==> run A <==
==> flow/design.v <==
module sin_h(
    input signed [15:0] r_in,
    output signed [15:0] r_out
    );
     wire signed [15:0] a,b,c,d;
     assign a = r_in + (r_in >>> 2);
     assign b = (a >>> 4)+(r_in >>> 6);
     assign c = b+a; 
     assign d = (c >>> 5)+(r_in);
     assign r_out = d >>>1;     
endmodule
module cos_h(
    input signed [15:0] r,
    output signed [15:0] r_o
    );
    wire signed [15:0] a,b,c,d;
  assign a = r + (r >>> 2);
  assign b = r + (a >>> 2);
  assign c = b >>> 9;
  assign d = r + (r >>> 3);
  assign r_o = c+d;
endmodule
module sinh_23(
    input signed [15:0] rin,
    input S,
    output signed [15:0] rout
    );
     wire signed [15:0] a,b,c,d,e;
     assign a = (rin >>> 4)+ rin;
     assign b = rin + (rin >>> 9);
     assign c = b + (a >>> 7);
     assign d = c >>> 2;
     assign e = b >>> 3;
     assign rout = S? d:e;
endmodule
module cosh_23(
    input signed [15:0] ri,
    input sel,
    output signed [15:0] ro
    );
    wire signed [15:0] a,b,c,d;
    assign a = ri >>>7;
    assign b = (ri >>> 8)+ ri;
    assign c = b >>> 5;
    assign d = sel? c:b;
    assign ro = d + ri;
endmodule
module sinh_45(
    input signed [15:0] rin,
    input s,
    output signed [15:0] rout    
    );
    wire signed [15:0] a,b,c;
    assign a = rin >>> 4;
    assign b = rin >>> 5;
    assign c = s? a:b;
    assign rout = c;
endmodule
module cosh_45(
    input signed [15:0] rin,
    input s,
    output signed [15:0] rout    
    );
    wire signed [15:0] a,b,c;
    assign a = rin >>> 11;
    assign b = rin >>> 9;
    assign c = s? b:a;
    assign rout = rin + c;
endmodule
module stage_1(
    input signed [15:0] x_in,
    input signed [15:0] y_in,
    input signed [15:0] ang_in,
    input clk,
    input reset,
    output reg signed [15:0] x_out,
    output reg signed [15:0] y_out,
    output reg signed [15:0] ang_out
    );
    wire signed [15:0] p,q,u,v,abs_theta;
    assign abs_theta = ang_in[15] ? (~ang_in + 1'b1) : ang_in;
    reg signed [15:0] r,s,w,x,z,k; 
    sin_h S1(.r_in(y_in), .r_out(q));
    sin_h S2(.r_in(x_in), .r_out(u));
    cos_h C1(.r(x_in), .r_o(p));
    cos_h C2(.r(y_in), .r_o(v));
    always @(posedge clk, posedge reset)
    begin
    if(reset)
      begin
      x_out <= 16'b0000000000000000;
      y_out <= 16'b0000000000000000;
      ang_out <= 16'b0000000000000000;
      end
    else
    begin
      if (abs_theta <= 16'b0001000000000000)
         begin
         x_out <= x_in;
         y_out <= y_in;
         ang_out <= ang_in;
         end
      else 
         begin
         case(ang_in[15])
         1'b0: begin 
              x_out <= p+q; 
              y_out <= u+v; 
              ang_out <= ang_in - 16'b0010000000000000; 
              end
         1'b1: begin 
              x_out <= p-q; 
              y_out <= v-u; 
              ang_out <= ang_in + 16'b0010000000000000; 
              end
          endcase
         end
  end
end
endmodule
module stage_23(
    input signed [15:0] x_pr,
    input signed [15:0] y_pr,
    input signed [15:0] ang_pr,
    input clk,
    input reset,
    output reg signed [15:0] sx2_op,
    output reg signed [15:0] sy2_op,
    output reg signed [15:0] sa2_op
    );
  wire signed [15:0] abs_theta,o1,o2,o3,o4,w1,w2,w3,w4;
  assign abs_theta = ang_pr[15] ? (~ang_pr + 1'b1) : ang_pr;
  wire sel23;
  assign sel23 = (abs_theta > 16'b0000110000000000)?1'b1:1'b0;
  sinh_23 S1(.rin(x_pr),.S(sel23),.rout(o1));
  sinh_23 S2(.rin(y_pr),.S(sel23),.rout(o2));
  cosh_23 C1(.ri(x_pr),.sel(sel23),.ro(o3));
  cosh_23 C2(.ri(y_pr),.sel(sel23),.ro(o4)); 
always @(posedge clk, posedge reset)
begin
  if(reset)
      begin
      sx2_op <= 16'b0000000000000000;
      sy2_op<= 16'b0000000000000000;
      sa2_op <= 16'b0000000000000000;
      end
  else 
     begin
     if (abs_theta > 16'b0000110000000000 | abs_theta <= 16'b0000010000000000)
      begin
      sx2_op <= x_pr;
      sy2_op <= y_pr;
      sa2_op <= ang_pr;
      end
  else
      begin
         if(ang_pr[15])
          begin
          sx2_op <= o3 - o2;
          sy2_op <= o4 - o1;
          sa2_op <= sel23? (ang_pr + 16'b0001000000000000) : (ang_pr + 16'b0000100000000000);
          end
         else
          begin
          sx2_op <= o3 + o2;
          sy2_op <= o4 + o1;
          sa2_op <= sel23? (ang_pr - 16'b0001000000000000) : (ang_pr - 16'b0000100000000000);
          end
      end 
    end
end
endmodule  
module stage_45(
    input signed [15:0] sx2_op,
    input signed [15:0] sy2_op,
    input signed [15:0] sa2_op,
    input clk,
    input reset,
    output reg signed [15:0] x_nxt,
    output reg signed [15:0] y_nxt,
    output reg signed [15:0] ang_nxt
    );
    wire signed [15:0] o5,o6,o7,o8,w5,w6,w7,w8,abs_theta2;
    wire sel45;
    assign abs_theta2 = sa2_op[15] ? (~sa2_op + 1'b1) : sa2_op;
    assign sel45 = (abs_theta2 > 16'b0000001100000000)? 1'b1:1'b0;
sinh_45 S3(.rin(sx2_op),.s(sel45),.rout(o5));
sinh_45 S4(.rin(sy2_op),.s(sel45),.rout(o6));
cosh_45 C3(.rin(sx2_op),.s(sel45),.rout(o7));
cosh_45 C4(.rin(sy2_op),.s(sel45),.rout(o8));
always @(posedge clk, posedge reset)
begin
   if(reset)
      begin
      x_nxt <= 16'b0000000000000000;
      y_nxt <= 16'b0000000000000000;
      ang_nxt <= 16'b0000000000000000;
      end
   else
      begin
         if(abs_theta2 <= 16'b0000000100000000)
             begin
             x_nxt <= sx2_op;
             y_nxt <= sy2_op;
             ang_nxt <= sa2_op;
             end 
         else
             begin
             if(sa2_op[15])
                begin
                x_nxt <= o7 - o5;
                y_nxt <= o8 - o6;
                ang_nxt <= sel45? (sa2_op + 16'b0000010000000000) : (sa2_op + 16'b0000001000000000);
                end
             else
                begin
                x_nxt <= o7 + o5;
                y_nxt <= o8 + o6;
                ang_nxt <= sel45? (sa2_op - 16'b0000010000000000) : (sa2_op - 16'b0000001000000000);
                end
             end
      end
end
endmodule
module last_stage(
    input signed [15:0] x3,
    input signed [15:0] y3,
    input signed [15:0] ang3,
    input clk,
    input reset,
    output reg signed [15:0] xf,
    output reg signed [15:0] yf
    );
    wire signed [15:0] abs_theta,w1,w2,w3,w4,w5,w6;
    assign abs_theta = ang3[15] ? (~ang3 + 1'b1) : ang3;
    wire [3:0] k;
    assign k = abs_theta[15:12] + abs_theta[11];
    assign w1 = y3 >>> 9;
    assign w2 = x3 >>> 9;
    assign w3 = k*w1;
    assign w4 = k*w2;
    always @(posedge clk, posedge reset)
    begin
       if (reset)
         begin
         xf <= 16'b0000000000000000;
         yf <= 16'b0000000000000000;
         end
       else 
          begin
               if (ang3[15])
                 begin
                 xf <= x3 + w3;
                 yf <= y3 + w4;
                 end
               else 
                 begin
                 xf <= x3 - w3;
                 yf <= y3 - w4;
                 end
          end
    end
endmodule
`timescale 1ns / 100ps
module cordic_2taylor (
input clk,
input reset,
input signed [15:0] ang,
input signed [15:0] xin,
input signed [15:0] yin,
output signed [15:0] Xout,
output signed [15:0] Yout);
wire signed [15:0] x1, y1, theta1;           
wire signed [15:0] x2, y2, theta2;           
wire signed [15:0] x3, y3, theta3;           
    stage_1 S1(xin,yin,ang,clk,reset,x1,y1,theta1);
    stage_23 S2(x1,y1,theta1,clk,reset,x2,y2,theta2);
    stage_45 S3(x2,y2,theta2,clk,reset,x3,y3,theta3);
    last_stage S4(x3,y3,theta3,clk,reset,Xout,Yout);
endmodule
==> flow/run.sh <==
#!/bin/bash
# the make line also repeats each setting of config.mk as NAME=value (left out here)
make -C /OpenROAD-flow-scripts/flow DESIGN_CONFIG=/design/flow/config.mk WORK_HOME=/design/flow/orfs CLKGATE_MAP_FILE= finish
==> flow/config.mk <==
export PLATFORM = sky130hd
export DESIGN_NAME = cordic_2taylor
export DESIGN_NICKNAME = cordic_2taylor
export VERILOG_FILES = /design/flow/design.v
export SDC_FILE = /design/flow/constraint.sdc
export NUM_CORES = 4
export LEC_CHECK = 0
export ABC_AREA = 1
export CAP_MARGIN = 20
export CORE_MARGIN = 2
export CORE_UTILIZATION = 72
export CTS_CLUSTER_SIZE = 98
export SETUP_SLACK_MARGIN = 0.85
export SLEW_MARGIN = 20
export TNS_END_PERCENT = 5
==> flow/constraint.sdc <==
create_clock -name core_clock -period 5.13 [get_ports {clk}]
set_input_delay 1.0260 -clock core_clock [delete_from_list [all_inputs] [get_ports {clk}]]
set_output_delay 1.0260 -clock core_clock [all_outputs]
set_load 0.01 [all_outputs]
==> inputs of run K, as changes to run A <==
==> flow/config.mk (replaced) <==
export PLATFORM = sky130hd
export DESIGN_NAME = cordic_2taylor
export DESIGN_NICKNAME = cordic_2taylor
export VERILOG_FILES = /design/flow/design.v
export SDC_FILE = /design/flow/constraint.sdc
export NUM_CORES = 4
export LEC_CHECK = 0
export CAP_MARGIN = 20
export CORE_MARGIN = 2
export CORE_UTILIZATION = 72
export CTS_CLUSTER_DIAMETER = 264
export MAX_ROUTING_LAYER = met4
export PLACE_DENSITY = 0.66
export SETUP_SLACK_MARGIN = 1.5
export SLEW_MARGIN = 20
==> flow/constraint.sdc (replaced) <==
create_clock -name core_clock -period 9.09 [get_ports {clk}]
set_input_delay 1.8180 -clock core_clock [delete_from_list [all_inputs] [get_ports {clk}]]
set_output_delay 1.8180 -clock core_clock [all_outputs]
set_load 0.01 [all_outputs]
==> comparison table <==
Status: run A did not finish; run K did not finish
Failing step: run A clock tree synthesis (4_1_cts); run K global routing (5_1_grt)
Sequential fraction of the synthesis area: run A 14.0%; run K 13.6%
Number of distinct library cell variants in the gate-level netlist after synthesis: run A 59; run K 101
Post-synth top area share: run A 18.7%; run K 18.2%
Area of the mapped netlist: run A 31500 sq um; run K 32300 sq um
Horizontal die dimension: run A 213 um; run K 216 um
Core area: run A 43100 sq um; run K 44200 sq um
Simple-gate share of the synthesized area: run A 21.4%; run K 19.6%
Cell Area, Placed: run A 39400 sq um; run K 37200 sq um
Post-place setup slack: run A -3.68 ns; run K -1.17 ns
Synth Area in Compound Gates: run A 15.5%; run K 23.3%
Cell count after synthesis: run A 4552; run K 4147
Multiplexer fraction of the synthesized cell area: run A 0%; run K 1.39%
Initial Util: run A 73.1%; run K 73.1%
Synthesized Nets: run A 5186; run K 4781

* * *

==> job 8291: inputs <==
Starts from the design.v that is shown in full above.
clock: 7.15 ns
lec_check: 0
cap_margin: 20
core_margin: 2
core_utilization: 64
setup_slack_margin: -0.71
slew_margin: 20
run.sh (not shown) runs the stock make flow with config.mk's settings and CLKGATE_MAP_FILE=.
==> inputs of job 6271, as changes to job 8291 <==
CORE_UTILIZATION = 58   (was 64)
SETUP_SLACK_MARGIN = default   (was -0.71)
==> flow/constraint.sdc (replaced) <==
create_clock -name core_clock -period 5.43 [get_ports {clk}]
set_input_delay 1.0860 -clock core_clock [delete_from_list [all_inputs] [get_ports {clk}]]
set_output_delay 1.0860 -clock core_clock [all_outputs]
set_load 0.01 [all_outputs]
==> inputs of job 6535, as changes to job 8291 <==
CORE_UTILIZATION = 71   (was 64)
CTS_CLUSTER_SIZE = 37   (was default)
MAX_ROUTING_LAYER = met4   (was default)
PLACE_DENSITY = 0.66   (was default)
SETUP_SLACK_MARGIN = 1.5   (was -0.71)
==> flow/constraint.sdc (replaced) <==
create_clock -name core_clock -period 9.09 [get_ports {clk}]
set_input_delay 1.8180 -clock core_clock [delete_from_list [all_inputs] [get_ports {clk}]]
set_output_delay 1.8180 -clock core_clock [all_outputs]
set_load 0.01 [all_outputs]
==> inputs of job 1963, as changes to job 8291 <==
CAP_MARGIN = 0   (was 20)
CORE_UTILIZATION = 40   (was 64)
GPL_TIMING_DRIVEN = 0   (was default)
HOLD_SLACK_MARGIN = 0.17   (was default)
SETUP_SLACK_MARGIN = default   (was -0.71)
==> flow/constraint.sdc (replaced) <==
create_clock -name core_clock -period 8.67 [get_ports {clk}]
set_input_delay 1.7340 -clock core_clock [delete_from_list [all_inputs] [get_ports {clk}]]
set_output_delay 1.7340 -clock core_clock [all_outputs]
set_load 0.01 [all_outputs]
==> notes <==
- Job 1963 ran to the end with violations: setup timing. Job 6535 died in 5_1_grt. Job 8291 completed and failed the layout checks on setup timing. Job 6271 died in 5_1_grt (GRT-0232).
- Die area: job 6535 < job 8291 < job 6271 < job 1963.
- Worst hold slack: job 1963 is higher than job 8291 (30 ps).
- Against job 8291, the critical path depth of job 1963 is higher by 6.
- Against job 1963, the via count of job 8291 is higher by about 8%.
- Of job 8291 and job 1963, job 1963 has the higher register-to-register slack (gap 850 ps).
- Of job 8291 and job 1963, job 1963 has the higher worst setup slack (gap 860 ps).
- In flip-flop count, job 8291 and job 1963 do not differ.
==> figures <==
Worst Max-Slew Pin Slew: job 6271 -; job 1963 1110 ps; job 8291 1040 ps; job 6535 -
Kind of capture point of the worst setup path: job 6271 -; job 1963 register; job 8291 register; job 6535 -
WP data required: job 6271 -; job 1963 9040 ps; job 8291 7540 ps; job 6535 -
Result of the run: job 6271 stopped before the end; job 1963 failed layout checks; job 8291 failed layout checks; job 6535 stopped before the end
Last stage reached: job 6271 5_1_grt; job 1963 -; job 8291 -; job 6535 5_1_grt
Violated checks: job 6271 -; job 1963 setup timing; job 8291 setup timing; job 6535 -
DRT Pass-1 Iters: job 6271 -; job 1963 7; job 8291 6; job 6535 -
Worst endpoint data arrival time: job 6271 -; job 1963 9640 ps; job 8291 9000 ps; job 6535 -
CP max stage delay: job 6271 -; job 1963 420 ps; job 8291 520 ps; job 6535 -
Insertion Delay late pin: job 6271 -; job 1963 490 ps; job 8291 510 ps; job 6535 -
TritonCTS clock tree: job 6271 -; job 1963 built; job 8291 built; job 6535 -
Buffers outside the clock class: job 6271 -; job 1963 308; job 8291 704; job 6535 -
Worst r2r src: job 6271 -; job 1963 S1.y_out[10]$_DFF_PP0_; job 8291 S2.sa2_op[1]$_DFF_PP0_; job 6535 -
Final worst path period share: job 6271 -; job 1963 1.07; job 8291 1.20; job 6535 -
Worst reg2reg path endpoint: job 6271 -; job 1963 S2.sx2_op[15]$_DFF_PP0_; job 8291 S3.y_nxt[15]$_DFF_PP0_; job 6535 -
Gate Area: job 6271 -; job 1963 27,900 sq um; job 8291 27,900 sq um; job 6535 -
Hold path cells: job 6271 -; job 1963 0; job 8291 0; job 6535 -
WL met3: job 6271 -; job 1963 4200 um; job 8291 4790 um; job 6535 -

* * *

==> v23 <==
Starts from the design.v that is shown in full above.
export LEC_CHECK = 0
export CAP_MARGIN = 20
export CORE_MARGIN = 2
export CORE_UTILIZATION = 72
export PLACE_DENSITY = 0.65
export SETUP_SLACK_MARGIN = -0.71
export SLEW_MARGIN = 20
create_clock -name core_clock -period 7.15 [get_ports {clk}]
==> v13: changes against v23 <==
- CORE_UTILIZATION: 72 -> 68
- PLACE_DENSITY: 0.65 -> default
- SETUP_SLACK_MARGIN: -0.71 -> default
==> flow/constraint.sdc (replaced) <==
create_clock -name core_clock -period 7.82 [get_ports {clk}]
set_input_delay 1.5640 -clock core_clock [delete_from_list [all_inputs] [get_ports {clk}]]
set_output_delay 1.5640 -clock core_clock [all_outputs]
set_load 0.01 [all_outputs]
==> impl_metrics.ini <==
; physical design summary
[floorplan]
chipHeight_um = 216
initial_core_util = 0.731
core_sq_um = 44200
die_w_um = 216

[clocking]
postCtsSetupRepairBufs = 73

[outcome]
lastStage = global routing (5_1_grt)
first-error = [ERROR GRT-0232] Routing congestion too high. Check the congestion heatmap in the GUI.
status = stopped before the end

[placement]
hpwl_um = 77300

[grt]
grt_overflow_total = 875
-- figures above: v23

==> impl_metrics.ini <==
; yosys + openroad results
[grt]
grt_overflow_total = 0

[outcome]
violations = setup timing
status = complete, but fails checks

[floorplan]
die_w_um = 222
core_sq_um = 46800
chipHeight_um = 222

[sta]
setup_violations = 26
fin_ws_ps = -1980

[placement]
hpwl_um = 74700

[clocking]
postCtsSetupRepairBufs = 57
-- figures above: v13

